## pe_tile_new_unq1
module pe_tile_new_unq1 (
clk,
config_addr,
config_data,
out_BUS16_S0_T0,
in_BUS16_S0_T0,
out_BUS16_S0_T1,
in_BUS16_S0_T1,
out_BUS16_S0_T2,
in_BUS16_S0_T2,
out_BUS16_S0_T3,
in_BUS16_S0_T3,
out_BUS16_S0_T4,
in_BUS16_S0_T4,
out_BUS16_S1_T0,
in_BUS16_S1_T0,
out_BUS16_S1_T1,
in_BUS16_S1_T1,
out_BUS16_S1_T2,
in_BUS16_S1_T2,
out_BUS16_S1_T3,
in_BUS16_S1_T3,
out_BUS16_S1_T4,
in_BUS16_S1_T4,
out_BUS16_S2_T0,
in_BUS16_S2_T0,
out_BUS16_S2_T1,
in_BUS16_S2_T1,
out_BUS16_S2_T2,
in_BUS16_S2_T2,
out_BUS16_S2_T3,
in_BUS16_S2_T3,
out_BUS16_S2_T4,
in_BUS16_S2_T4,
out_BUS16_S3_T0,
in_BUS16_S3_T0,
out_BUS16_S3_T1,
in_BUS16_S3_T1,
out_BUS16_S3_T2,
in_BUS16_S3_T2,
out_BUS16_S3_T3,
in_BUS16_S3_T3,
out_BUS16_S3_T4,
in_BUS16_S3_T4,
out_BUS1_S0_T0,
in_BUS1_S0_T0,
out_BUS1_S0_T1,
in_BUS1_S0_T1,
out_BUS1_S0_T2,
in_BUS1_S0_T2,
out_BUS1_S0_T3,
in_BUS1_S0_T3,
out_BUS1_S0_T4,
in_BUS1_S0_T4,
out_BUS1_S1_T0,
in_BUS1_S1_T0,
out_BUS1_S1_T1,
in_BUS1_S1_T1,
out_BUS1_S1_T2,
in_BUS1_S1_T2,
out_BUS1_S1_T3,
in_BUS1_S1_T3,
out_BUS1_S1_T4,
in_BUS1_S1_T4,
out_BUS1_S2_T0,
in_BUS1_S2_T0,
out_BUS1_S2_T1,
in_BUS1_S2_T1,
out_BUS1_S2_T2,
in_BUS1_S2_T2,
out_BUS1_S2_T3,
in_BUS1_S2_T3,
out_BUS1_S2_T4,
in_BUS1_S2_T4,
out_BUS1_S3_T0,
in_BUS1_S3_T0,
out_BUS1_S3_T1,
in_BUS1_S3_T1,
out_BUS1_S3_T2,
in_BUS1_S3_T2,
out_BUS1_S3_T3,
in_BUS1_S3_T3,
out_BUS1_S3_T4,
in_BUS1_S3_T4,
reset,
tile_id
);
  input clk;
  input [31:0] config_addr;
  input [31:0] config_data;
  output [15:0] out_BUS16_S0_T0;
  input [15:0] in_BUS16_S0_T0;
  output [15:0] out_BUS16_S0_T1;
  input [15:0] in_BUS16_S0_T1;
  output [15:0] out_BUS16_S0_T2;
  input [15:0] in_BUS16_S0_T2;
  output [15:0] out_BUS16_S0_T3;
  input [15:0] in_BUS16_S0_T3;
  output [15:0] out_BUS16_S0_T4;
  input [15:0] in_BUS16_S0_T4;
  output [15:0] out_BUS16_S1_T0;
  input [15:0] in_BUS16_S1_T0;
  output [15:0] out_BUS16_S1_T1;
  input [15:0] in_BUS16_S1_T1;
  output [15:0] out_BUS16_S1_T2;
  input [15:0] in_BUS16_S1_T2;
  output [15:0] out_BUS16_S1_T3;
  input [15:0] in_BUS16_S1_T3;
  output [15:0] out_BUS16_S1_T4;
  input [15:0] in_BUS16_S1_T4;
  output [15:0] out_BUS16_S2_T0;
  input [15:0] in_BUS16_S2_T0;
  output [15:0] out_BUS16_S2_T1;
  ...
==> flow/config.mk <==
export PLATFORM = sky130hd
export DESIGN_NAME = pe_tile_new_unq1
export DESIGN_NICKNAME = pe_tile_new_unq1
export VERILOG_FILES = /design/flow/design.v
export SDC_FILE = /design/flow/constraint.sdc
export NUM_CORES = 4
export LEC_CHECK = 0
export CAP_MARGIN = 20
export CORE_MARGIN = 2
export CORE_UTILIZATION = 40
export CTS_CLUSTER_SIZE = 82
export HOLD_SLACK_MARGIN = -0.07
export SLEW_MARGIN = 20
==> flow/constraint.sdc <==
create_clock -name core_clock -period 20.0 [get_ports {clk}]
set_input_delay 4.0000 -clock core_clock [delete_from_list [all_inputs] [get_ports {clk}]]
set_output_delay 4.0000 -clock core_clock [all_outputs]
set_load 0.01 [all_outputs]
run.sh (not shown) runs the stock make flow with config.mk's settings and CLKGATE_MAP_FILE=.
Next try:
--- a/flow/config.mk
+++ b/flow/config.mk
@@ -8 +8,4 @@
-export CAP_MARGIN = 20
+export ABC_AREA = 1
+export CAP_MARGIN = 0
+export CELL_PAD_IN_SITES_GLOBAL_PLACEMENT = 3
+export CORE_ASPECT_RATIO = 0.54
@@ -10 +13 @@
-export CORE_UTILIZATION = 40
+export CORE_UTILIZATION = 48
@@ -11,0 +15 @@
+export GPL_TIMING_DRIVEN = 0
@@ -13 +17,2 @@
-export SLEW_MARGIN = 20
+export MAX_ROUTING_LAYER = met4
+export SLEW_MARGIN = 25
What happened:
- Now the flow failed in global placement without I/O with GPL-0301
- die size is lower by 19%
- synthesized area is lower by 2.9%
- synthesized cell count is higher by 20%
Next try:
==> flow/config.mk (replaced) <==
export PLATFORM = sky130hd
export DESIGN_NAME = pe_tile_new_unq1
export DESIGN_NICKNAME = pe_tile_new_unq1
export VERILOG_FILES = /design/flow/design.v
export SDC_FILE = /design/flow/constraint.sdc
export NUM_CORES = 4
export LEC_CHECK = 0
export CAP_MARGIN = 20
export CORE_MARGIN = 2
export CORE_UTILIZATION = 40
export SLEW_MARGIN = 20
==> flow/constraint.sdc (replaced) <==
create_clock -name core_clock -period 10.6 [get_ports {clk}]
set_input_delay 2.1200 -clock core_clock [delete_from_list [all_inputs] [get_ports {clk}]]
set_output_delay 2.1200 -clock core_clock [all_outputs]
set_load 0.01 [all_outputs]
Outcome: Now the flow finished with setup timing left. Area after synthesis came out higher by 3.0%. Synthesized cell count came out lower by 17%. Die size came out higher by 23%.
Next try:
--- a/flow/config.mk
+++ b/flow/config.mk
@@ -10 +10,3 @@
-export CORE_UTILIZATION = 40
+export CORE_UTILIZATION = 57
+export CTS_CLUSTER_DIAMETER = 366
+export CTS_CLUSTER_SIZE = 99
Result:
- The changed run aborted during global routing (GRT-0232)
- synthesized cell count does not change
- die area falls by 30%
- synthesized area does not change
Next try:
--- a/flow/config.mk
+++ b/flow/config.mk
@@ -10,3 +10 @@
-export CORE_UTILIZATION = 57
-export CTS_CLUSTER_DIAMETER = 366
-export CTS_CLUSTER_SIZE = 99
+export CORE_UTILIZATION = 45
Effect:
- This time the run reached the layout checks and failed them: setup timing
- die area grows by a quarter to a third
- synthesized cell count stays the same
- area after synthesis does not change

* * *

Starting RTL as in the previous note.
==> flow/config.mk <==
export PLATFORM = sky130hd
export DESIGN_NAME = pe_tile_new_unq1
export DESIGN_NICKNAME = pe_tile_new_unq1
export VERILOG_FILES = /design/flow/design.v
export SDC_FILE = /design/flow/constraint.sdc
export NUM_CORES = 4
export LEC_CHECK = 0
export CAP_MARGIN = 20
export CORE_MARGIN = 2
export CORE_UTILIZATION = 45
export SETUP_SLACK_MARGIN = 2.77
export SLEW_MARGIN = 20
==> flow/constraint.sdc <==
create_clock -name core_clock -period 10.6 [get_ports {clk}]
set_input_delay 2.1200 -clock core_clock [delete_from_list [all_inputs] [get_ports {clk}]]
set_output_delay 2.1200 -clock core_clock [all_outputs]
set_load 0.01 [all_outputs]
The baseline ran to the end with violations: negative setup slack.
==> next run, changes <==
- ABC_AREA: default -> 1
- CELL_PAD_IN_SITES_GLOBAL_PLACEMENT: default -> 1
- CTS_CLUSTER_DIAMETER: default -> 381
Result:
- The new run produced a layout that fails on negative setup slack
- sequential share of layout area goes up by 0.69 points
- global-route usage goes down by 1.9 points
- count of clock-buffer cells in the layout went down by 4
- die size drops by about 3%
- first-iteration DRC count falls by about 3%
- final cell count came out higher by about 9%
- final area went down by about 4.6%
==> next run, changes <==
- ABC_AREA: 1 -> default
- CELL_PAD_IN_SITES_GLOBAL_PLACEMENT: 1 -> default
- CORE_UTILIZATION: 45 -> 58
- CTS_CLUSTER_DIAMETER: 381 -> default
- SETUP_SLACK_MARGIN: 2.77 -> default
After rerunning: Now the flow died in global routing (5_1_grt). Die size drops by about a fifth. Synthesized cell count drops by about a fifth. Synthesized area climbs by a few percent.
==> next run, changes <==
- CORE_UTILIZATION: 58 -> 31
- clock period: 10.6 -> 24.9 ns (I/O delays scaled with it)
This time the run produced a clean layout.
Synthesized cell count is unchanged.
Die size rose by 86%.
Synthesized area is unchanged.

* * *

Starting RTL as in the previous note.
==> flow/config.mk <==
export PLATFORM = sky130hd
export DESIGN_NAME = pe_tile_new_unq1
export DESIGN_NICKNAME = pe_tile_new_unq1
export VERILOG_FILES = /design/flow/design.v
export SDC_FILE = /design/flow/constraint.sdc
export NUM_CORES = 4
export LEC_CHECK = 0
export ABC_AREA = 0
export CAP_MARGIN = 40
export CELL_PAD_IN_SITES_GLOBAL_PLACEMENT = 1
export CORE_ASPECT_RATIO = 0.86
export CORE_MARGIN = 4
export CORE_UTILIZATION = 49
export CTS_CLUSTER_DIAMETER = 244
export CTS_CLUSTER_SIZE = 46
export GPL_TIMING_DRIVEN = 0
export HOLD_SLACK_MARGIN = -0.07
export MAX_ROUTING_LAYER = met5
export MIN_ROUTING_LAYER = met2
export SLEW_MARGIN = 40
==> flow/constraint.sdc <==
create_clock -name core_clock -period 20.0 [get_ports {clk}]
set_input_delay 4.0000 -clock core_clock [delete_from_list [all_inputs] [get_ports {clk}]]
set_output_delay 4.0000 -clock core_clock [all_outputs]
set_load 0.01 [all_outputs]
The baseline stopped in 5_1_grt, error GRT-0116.
Next try:
ABC_AREA = 1   (was 0)
CAP_MARGIN = 0   (was 40)
CELL_PAD_IN_SITES_GLOBAL_PLACEMENT = 3   (was 1)
CORE_UTILIZATION = 48   (was 49)
CTS_CLUSTER_DIAMETER = not set   (was 244)
CTS_CLUSTER_SIZE = 82   (was 46)
MIN_ROUTING_LAYER = not set   (was met2)
SLEW_MARGIN = 25   (was 40)
After rerunning:
- This time the run aborted during 3_1_place_gp_skip_io
- synthesized area is lower by 2.9%
- synthesized cell count grows by about 20%
- die size decreases by 0.85%
Next try:
ABC_AREA = not set   (was 1)
CAP_MARGIN = 20   (was 0)
CELL_PAD_IN_SITES_GLOBAL_PLACEMENT = not set   (was 3)
CORE_ASPECT_RATIO = not set   (was 0.86)
CORE_MARGIN = 2   (was 4)
CORE_UTILIZATION = 40   (was 48)
CTS_CLUSTER_SIZE = not set   (was 82)
GPL_TIMING_DRIVEN = not set   (was 0)
HOLD_SLACK_MARGIN = not set   (was -0.07)
MAX_ROUTING_LAYER = not set   (was met5)
SLEW_MARGIN = 20   (was 25)
This time the run ran to the end with no violations.
Synthesized area came out higher by a few percent.
Die area came out higher by about a fifth.
Synthesized cell count came out lower by about a fifth.
Next try:
CORE_UTILIZATION = 57   (was 40)
MAX_ROUTING_LAYER = met4   (was not set)
SETUP_SLACK_MARGIN = -1.49   (was not set)
After rerunning: The changed run finished but failed the layout checks on negative setup slack. Sequential cell count does not change. Maximum frequency came out lower by 6.2%. Area after synthesis stays the same. Total power came out higher by 1.1%.
Next try:
CORE_UTILIZATION = 40   (was 57)
MAX_ROUTING_LAYER = not set   (was met4)
SETUP_SLACK_MARGIN = not set   (was -1.49)
clock period = 19.0 ns   (was 20.0 ns; I/O delays follow)
After rerunning:
- With this change the flow produced a clean layout
- combinational power grows by a few percent
- worst setup slack improved by 0.58 ns
- hold slack got worse by 0.011 ns
- power goes up by a little under a tenth
Power and IR drop assume default switching activity.
